==> job 1703: inputs <==
==> flow/design.v (excerpt) <==
module top(
    input logic     clk, 
    input logic     SW, 
    input logic     BOOT, 
    input logic [63:0] seed,
    output logic    _48b, 
    output logic    _45a
);
Settings: LEC_CHECK=0, CAP_MARGIN=20, CELL_PAD_IN_SITES_DETAIL_PLACEMENT=1, CORE_ASPECT_RATIO=1.56, CORE_MARGIN=6, CORE_UTILIZATION=15, CTS_CLUSTER_DIAMETER=30, CTS_CLUSTER_SIZE=29, GPL_ROUTABILITY_DRIVEN=1, GPL_TIMING_DRIVEN=1, HOLD_SLACK_MARGIN=0.08, MAX_ROUTING_LAYER=met4, MIN_ROUTING_LAYER=met1, SETUP_SLACK_MARGIN=0.98, SLEW_MARGIN=0; clock period 6.04 ns.
run.sh (not shown) runs the stock make flow with config.mk's settings and CLKGATE_MAP_FILE=.
==> job 635 (differences from job 1703) <==
==> flow/config.mk (replaced) <==
export PLATFORM = sky130hd
export DESIGN_NAME = top
export DESIGN_NICKNAME = top
export VERILOG_FILES = /design/flow/design.v
export SDC_FILE = /design/flow/constraint.sdc
export NUM_CORES = 4
export LEC_CHECK = 0
export CAP_MARGIN = 20
export CELL_PAD_IN_SITES_DETAIL_PLACEMENT = 0
export CELL_PAD_IN_SITES_GLOBAL_PLACEMENT = 1
export CORE_ASPECT_RATIO = 0.5
export CORE_MARGIN = 8
export CORE_UTILIZATION = 52
export CTS_CLUSTER_DIAMETER = 205
export CTS_CLUSTER_SIZE = 96
export GPL_ROUTABILITY_DRIVEN = 0
export GPL_TIMING_DRIVEN = 1
export HOLD_SLACK_MARGIN = 0.3
export MIN_ROUTING_LAYER = met1
export PLACE_DENSITY = 0.35
export SLEW_MARGIN = 0
export TNS_END_PERCENT = 20
==> qor summary <==
                                                                          job 635                 job 1703
Slowest cell delay on critical path                                       0.67 ns                  0.35 ns
Met2 WL                                                                  30070 um                 42520 um
Reg2Reg Capture Point                                        u1.current_state[11]     u1.current_state[49]
Global-route wire length before repair                                  110900 um                134000 um
Origin of the worst setup path                                u1.current_state[2]     u1.current_state[40]
Number of vias in the routed layout                                         22980                    24650
Hold_ws                                                                 0.4496 ns                0.4261 ns
Share of the final layout cell area in multi-input gates                   75.75%                   69.99%
Post-CTS repair timing setup buffer count                                       0                        4
Via count of the first global-routing pass                                  21890                    26820
Final clock skew                                                       0.01920 ns               0.01983 ns
Crit path capture                                            u1.current_state[11]     u1.current_state[49]
Result of the run                                         complete, no violations  complete, no violations
Worst setup slack before clock tree synthesis                           0.7386 ns                0.6012 ns
Multi-input combinational cell area                                 0.02135 sq mm            0.02149 sq mm

* * *

==> job 1335 <==
Starting RTL as in the previous note.
clock: 9.08 ns
lec_check: 0
cap_margin: 20
cell_pad_in_sites_detail_placement: 0
core_aspect_ratio: 1.56
core_margin: 2
core_utilization: 72
cts_cluster_size: 34
gpl_timing_driven: 1
min_routing_layer: met1
place_density: 0.67
setup_slack_margin: 1.29
slew_margin: 0
==> job 7611 (differences from job 1335) <==
- CORE_ASPECT_RATIO: 1.56 -> 0.5
- CORE_UTILIZATION: 72 -> 62
- CTS_CLUSTER_DIAMETER: default -> 205
- CTS_CLUSTER_SIZE: 34 -> 96
- HOLD_SLACK_MARGIN: default -> 0.3
- PLACE_DENSITY: 0.67 -> default
- SETUP_SLACK_MARGIN: 1.29 -> -0.58
- TNS_END_PERCENT: default -> 20
==> flow/constraint.sdc (replaced) <==
create_clock -name core_clock -period 6.04 [get_ports {clk}]
set_input_delay 1.2080 -clock core_clock [delete_from_list [all_inputs] [get_ports {clk}]]
set_output_delay 1.2080 -clock core_clock [all_outputs]
set_load 0.01 [all_outputs]
==> notes <==
Flip-flop count is the same in job 7611 and job 1335. Between job 1335 and job 7611, the lower non-clock buffer count is in job 1335 (gap 15). Critical path depth is the same in job 1335 and job 7611. In synthesized cell count, job 7611 and job 1335 do not differ. In synthesized area, job 7611 and job 1335 do not differ. Against job 7611, the count of clock-buffer cells in the layout of job 1335 is lower by 1. Of job 7611 and job 1335, job 7611 has the higher hold slack (gap 0.031 ns).
==> figures <==
item                                                               job 1335                        job 7611
Met2 track demand over resource                                      64.47%                          49.96%
Met1 wire length                                                   25.76 mm                        30.55 mm
Non-clock buffer share of cell area                                  3.551%                          3.858%
Worst Clk Skew                                                   0.01813 ns                      0.01938 ns
Global-route total usage across every layer                          34.73%                          28.67%
Via count of the first global-routing pass                            24550                           21720
Headroom to the max-slew limit                                       30.31%                          42.40%
Worst setup path endpoint                    u1.current_state[18]$_DFFE_PP_  u1.current_state[11]$_DFFE_PP_
Finished Core Util                                                   76.78%                          66.64%
Met2 Routed Length                                                 34.57 mm                        29.42 mm
Cycle use final                                                      67.25%                          86.89%
Run status                                          complete, no violations         complete, no violations
Worst hold path depth                                                     2                               1
Row cnt                                                                  87                              53
Tap Cells                                                               489                             577
Final area over synthesized area                                    1.0517x                         1.0587x

* * *

==> inputs of run B <==
==> flow/design.v <==
module values (
    input logic       clk,
    input logic       rst_n,       
    input logic       newframe,   
    input logic [5:0] pixel,       
    input logic [63:0] seed,       
    output logic [7:0] read_data,
    output logic [63:0] debug_grid  
);
    logic [63:0] current_state;
    logic [63:0] next_state;
    logic [31:0] frame_counter;    
    logic update_frame;            
    always_ff @(posedge clk) begin
        if (!rst_n) begin
            current_state <= seed;   
        end else if (newframe) begin
            current_state <= next_state;
        end
    end
    assign debug_grid = current_state;
always_comb begin 
    integer x_offset, y_offset;
    logic [5:0] neighbor_count[64];
    next_state = 64'b0;
    if (newframe) begin
        int neighbor_counter;
        logic [2:0] row;
        logic [2:0] col;
        logic is_alive;
        logic becomes_alive;
        for (int i = 0; i < 64; i++) begin
            neighbor_counter = 0;
            row = i / 8;  
            col = i % 8;   
            for (x_offset = -1; x_offset <= 1; x_offset = x_offset + 1) begin
                for (y_offset = -1; y_offset <= 1; y_offset = y_offset + 1) begin
                    if (!(x_offset == 0 && y_offset == 0)) begin
                        logic [5:0] neighbor_index;
                        logic [2:0] new_row, new_col;
                        if ((row + x_offset >= 0) && (row + x_offset < 8) &&
                            (col + y_offset >= 0) && (col + y_offset < 8)) begin
                            new_row = row + x_offset;
                            new_col = col + y_offset;
                            neighbor_index = new_row * 8 + new_col;
                            if (current_state[neighbor_index]) begin
                                neighbor_counter = neighbor_counter + 1;
                            end
                        end
                        else begin
                            neighbor_index =0;
                            new_row = 0;
                            new_col = 0;
                        end
                    end
                end
            end
            is_alive = current_state[i];
            becomes_alive = (is_alive && (neighbor_counter == 2 || neighbor_counter == 3)) ||
                (!is_alive && (neighbor_counter == 3));
            next_state[i] = becomes_alive;
        end
    end
    else begin
        next_state = current_state;  
        x_offset = 0;
        y_offset = 0;
    end
end
always_comb begin
    if (current_state[pixel]) begin
        read_data = 8'hFF;  
    end else begin
        read_data = 8'h00;  
    end
end
endmodule
module ws2812b(
    input logic clk, 
    input logic rst_n,
    input logic serial_in, 
    input logic transmit, 
    output logic ws2812b_out, 
    output logic shift
);
    localparam IDLE = 1'b0;  
    localparam TRANSMITTING = 1'b1;
    localparam T0_CYCLE_COUNT = 4'd5;
    localparam T1_CYCLE_COUNT = 4'd10;
    localparam MAX_CYCLE_COUNT = 4'd15;
    logic state;
    logic [3:0] cycle_count;
    logic bit_being_sent;
    always_ff @(posedge clk) begin
        if (!rst_n) begin
            state <= IDLE;
            cycle_count <= 4'd0;
            bit_being_sent <= 1'b0;
        end else
        unique case (state)
            IDLE:
                if (transmit == 1'b1) begin
                    state <= TRANSMITTING;  
                    cycle_count <= 4'd0;  
                    bit_being_sent <= serial_in;
                end
            TRANSMITTING:  
                if (transmit == 1'b0) begin
                    state <= IDLE;  
                end
                else if (cycle_count == MAX_CYCLE_COUNT - 1) begin  
                    cycle_count <= 4'd0;
                    bit_being_sent <= serial_in;
                end
                else begin
                    cycle_count <= cycle_count + 1;
                end
        endcase
    end
    always_comb begin
        if (state == TRANSMITTING)
            if (bit_being_sent == 1'b0)  
                ws2812b_out = (cycle_count < T0_CYCLE_COUNT);  
            else
                ws2812b_out = (cycle_count < T1_CYCLE_COUNT);  
        else
            ws2812b_out = 1'b0;  
    end
    assign shift = (state == TRANSMITTING) && (cycle_count == 4'd0);  
endmodule
module controller (
    input logic clk, 
    input logic rst_n,
    output logic load_sreg, 
    output logic transmit_pixel, 
    output logic [5:0] pixel, 
    output logic newframe
);
    localparam TRANSMIT_FRAME       = 1'b0;
    localparam IDLE                 = 1'b1;
    localparam [2:0] READ_CH_VALS   = 3'b001;
    localparam [2:0] LOAD_SREG      = 3'b010;
    localparam [2:0] TRANSMIT_PIXEL = 3'b100;
    localparam [8:0] TRANSMIT_CYCLES    = 9'd360;        
    localparam [19:0] IDLE_CYCLES       = 20'd3600;      
    logic state;
    logic next_state;
    logic [2:0] transmit_phase;
    logic [2:0] next_transmit_phase;
    logic [5:0] pixel_counter;
    logic [5:0] frame_counter;  
    logic [8:0] transmit_counter;
    logic [19:0] idle_counter;
    logic transmit_pixel_done;
    logic idle_done;
    assign transmit_pixel_done = (transmit_counter == TRANSMIT_CYCLES - 1);
    assign idle_done = (idle_counter == IDLE_CYCLES - 1);
    always_ff @(posedge clk) begin
        if (!rst_n) begin
            state <= TRANSMIT_FRAME;
            transmit_phase <= READ_CH_VALS;
        end else begin
            state <= next_state;
            transmit_phase <= next_transmit_phase;
        end
    end
    always_comb begin
        next_state = 1'bx;
        unique case (state)
            TRANSMIT_FRAME:
                if ((pixel_counter == 6'd0) && (transmit_pixel_done))
                    next_state = IDLE;
                else
                    next_state = TRANSMIT_FRAME;
            IDLE:
                if (idle_done)
                    next_state = TRANSMIT_FRAME;
                else
                    next_state = IDLE;
        endcase
    end
    always_comb begin
        next_transmit_phase = READ_CH_VALS;
        if (state == TRANSMIT_FRAME) begin
            case (transmit_phase)
                READ_CH_VALS:
                    next_transmit_phase = LOAD_SREG;
                LOAD_SREG:
                    next_transmit_phase = TRANSMIT_PIXEL;
                TRANSMIT_PIXEL:
                    next_transmit_phase = transmit_pixel_done ? READ_CH_VALS : TRANSMIT_PIXEL;
            endcase
        end
    end
    always_ff @(posedge clk) begin
        if (!rst_n) begin
            pixel_counter <= 6'd63;
        end else if ((state == TRANSMIT_FRAME) && transmit_pixel_done) begin
            pixel_counter <= pixel_counter - 1;
        end
    end
    always_ff @(posedge clk) begin
        if (!rst_n) begin
            newframe <= 1'b0;
            frame_counter <= 6'd0;
        end else if (idle_done) begin
            if (frame_counter == 6'd1) begin
                newframe <= 1'b1;
                frame_counter <= 6'd0;
            end else begin
                newframe <= 1'b0;
                frame_counter <= frame_counter + 6'd1;
            end
        end else begin
            newframe <= 1'b0;
        end
    end
    always_ff @(posedge clk) begin
        if (!rst_n) begin
            transmit_counter <= 9'd0;
        end else if (transmit_phase == TRANSMIT_PIXEL) begin
            transmit_counter <= transmit_counter + 1;
        end
        else begin
            transmit_counter <= 9'd0;
        end
    end
    always_ff @(posedge clk) begin
        if (!rst_n) begin
            idle_counter <= 20'd0;
        end else if (state == IDLE) begin
            idle_counter <= idle_counter + 1;
        end
        else begin
            idle_counter <= 20'd0;
        end
    end
    assign pixel = pixel_counter;
    assign load_sreg = (transmit_phase == LOAD_SREG);
    assign transmit_pixel = (transmit_phase == TRANSMIT_PIXEL);
endmodule
module top(
    input logic     clk, 
    input logic     SW, 
    input logic     BOOT, 
    input logic [63:0] seed,
    output logic    _48b, 
    output logic    _45a
);
    logic [7:0] read_data;
    logic [5:0] pixel;
    logic newframe; 
    logic [23:0] shift_reg;  
    logic load_sreg;
    logic transmit_pixel;
    logic shift; 
    logic ws2812b_out;
    logic [63:0] pixel_control;
    logic [63:0] next_pixel_control;  
    logic [5:0] pixel_index;  
    logic [1:0] flipper;  
    values u1 (
        .clk         (clk), 
        .rst_n       (SW),  
        .newframe    (newframe), 
        .pixel        (pixel),
        .seed        (seed),
        .read_data     (read_data),
        .debug_grid  ()
    );
    ws2812b u4 (  
        .clk            (clk), 
        .rst_n          (SW),
        .serial_in      (shift_reg[23]),  
        .transmit       (transmit_pixel),  
        .ws2812b_out    (ws2812b_out), 
        .shift          (shift)
    );
    controller u5 (
        .clk            (clk), 
        .rst_n          (SW),
        .load_sreg      (load_sreg), 
        .transmit_pixel (transmit_pixel), 
        .pixel          (pixel),  
        .newframe          (newframe)  
    );
    always_ff @(posedge clk) begin
        if (!SW) begin
            flipper = 2'b00;
            shift_reg <= 24'd0;
        end else begin
        if(newframe) begin
            flipper = flipper + 1;
            if (flipper == 2'b11) begin
                flipper = 2'b00;
            end
        end
        if (load_sreg) begin  
            unique case (flipper)
                2'b00:
                    shift_reg <= { read_data, 16'd0 };
                2'b01:
                    shift_reg <= { 8'd0, read_data, 8'd0 };
                2'b10:
                    shift_reg <= { 16'd0, read_data };
                2'b11:  
                    shift_reg <= { 16'd0, read_data };
            endcase
        end
        else if (shift) begin
            shift_reg <= { shift_reg[22:0], 1'b0 }; 
        end
        end
    end
    assign _48b = ws2812b_out;  
    assign _45a = ~ws2812b_out;  
endmodule
==> flow/run.sh <==
#!/bin/bash
# the make line also repeats each setting of config.mk as NAME=value (left out here)
make -C /OpenROAD-flow-scripts/flow DESIGN_CONFIG=/design/flow/config.mk WORK_HOME=/design/flow/orfs CLKGATE_MAP_FILE= finish
==> flow/config.mk <==
export PLATFORM = sky130hd
export DESIGN_NAME = top
export DESIGN_NICKNAME = top
export VERILOG_FILES = /design/flow/design.v
export SDC_FILE = /design/flow/constraint.sdc
export NUM_CORES = 4
export LEC_CHECK = 0
export ABC_AREA = 1
export CAP_MARGIN = 20
export CORE_MARGIN = 2
export CORE_UTILIZATION = 72
export CTS_CLUSTER_DIAMETER = 393
export CTS_CLUSTER_SIZE = 98
export PLACE_DENSITY = 0.4
export SETUP_SLACK_MARGIN = 1.49
export SLEW_MARGIN = 20
export TNS_END_PERCENT = 10
==> flow/constraint.sdc <==
create_clock -name core_clock -period 4.98 [get_ports {clk}]
set_input_delay 0.9960 -clock core_clock [delete_from_list [all_inputs] [get_ports {clk}]]
set_output_delay 0.9960 -clock core_clock [all_outputs]
set_load 0.01 [all_outputs]
==> run F (differences from run B) <==
ABC_AREA = default   (was 1)
CELL_PAD_IN_SITES_DETAIL_PLACEMENT = 0   (was default)
CORE_ASPECT_RATIO = 1.56   (was default)
CTS_CLUSTER_DIAMETER = default   (was 393)
CTS_CLUSTER_SIZE = 29   (was 98)
GPL_TIMING_DRIVEN = 1   (was default)
MIN_ROUTING_LAYER = met1   (was default)
PLACE_DENSITY = 0.67   (was 0.4)
SETUP_SLACK_MARGIN = 2.69   (was 1.49)
SLEW_MARGIN = 0   (was 20)
TNS_END_PERCENT = default   (was 10)
==> flow/constraint.sdc (replaced) <==
create_clock -name core_clock -period 9.08 [get_ports {clk}]
set_input_delay 1.8160 -clock core_clock [delete_from_list [all_inputs] [get_ports {clk}]]
set_output_delay 1.8160 -clock core_clock [all_outputs]
set_load 0.01 [all_outputs]
==> run G (differences from run B) <==
ABC_AREA = default   (was 1)
CTS_CLUSTER_DIAMETER = default   (was 393)
CTS_CLUSTER_SIZE = default   (was 98)
PLACE_DENSITY = 0.65   (was 0.4)
SETUP_SLACK_MARGIN = -0.29   (was 1.49)
SLEW_MARGIN = 5   (was 20)
TNS_END_PERCENT = 5   (was 10)
==> flow/constraint.sdc (replaced) <==
create_clock -name core_clock -period 4.02 [get_ports {clk}]
set_input_delay 0.8040 -clock core_clock [delete_from_list [all_inputs] [get_ports {clk}]]
set_output_delay 0.8040 -clock core_clock [all_outputs]
set_load 0.01 [all_outputs]
==> Slide: Implementation Results <==
Flow Results at a Glance

Synthesis
  • Basic Gates by Area: 0.1949
  • Post-synthesis sequential area ratio: 0.1316
  • Cell taking the most area after synthesis: ha_1
  • Adder Area Share: 0.1676

Clock network
  • Cts repair resizes: 75
  • Post-CTS Setup Repair Bufs: 17

Placement
  • Setup WS pre-CTS: -0.5173 ns

Die
  • Initial Util: 0.7263

Status
  • Fail Reasons: setup timing
  • Outcome: finished with violations

STA
  • Setup violators final: 36
  • Final WS setup: -0.5920 ns
(the above is from run G)
==> Slide: Implementation Results <==
Flow Results at a Glance

Clock network
  • Cts repair resizes: 0
  • Post-CTS Setup Repair Bufs: 0

Synthesis
  • Basic Gates by Area: 0.1949
  • Adder Area Share: 0.1676
  • Post-synthesis sequential area ratio: 0.1316
  • Cell taking the most area after synthesis: ha_1

STA
  • Final WS setup: 3.138 ns
  • Setup violators final: 0

Die
  • Initial Util: 0.7301

Status
  • Outcome: complete, no violations
(the above is from run F)
==> Slide: Implementation Results <==
Key Metrics from the Run

Clock network
  • Cts repair resizes: 157
  • Post-CTS Setup Repair Bufs: 222

Status
  • Outcome: aborted with a tool error
  • Err: [ERROR GRT-0232] Routing congestion too high. Check the congestion heatmap in the GUI.
  • Halt Stage: global routing

Synthesis
  • Basic Gates by Area: 0.4839
  • Adder Area Share: 0.1509

Placement
  • Setup WS pre-CTS: 0.4498 ns
(the above is from run B)
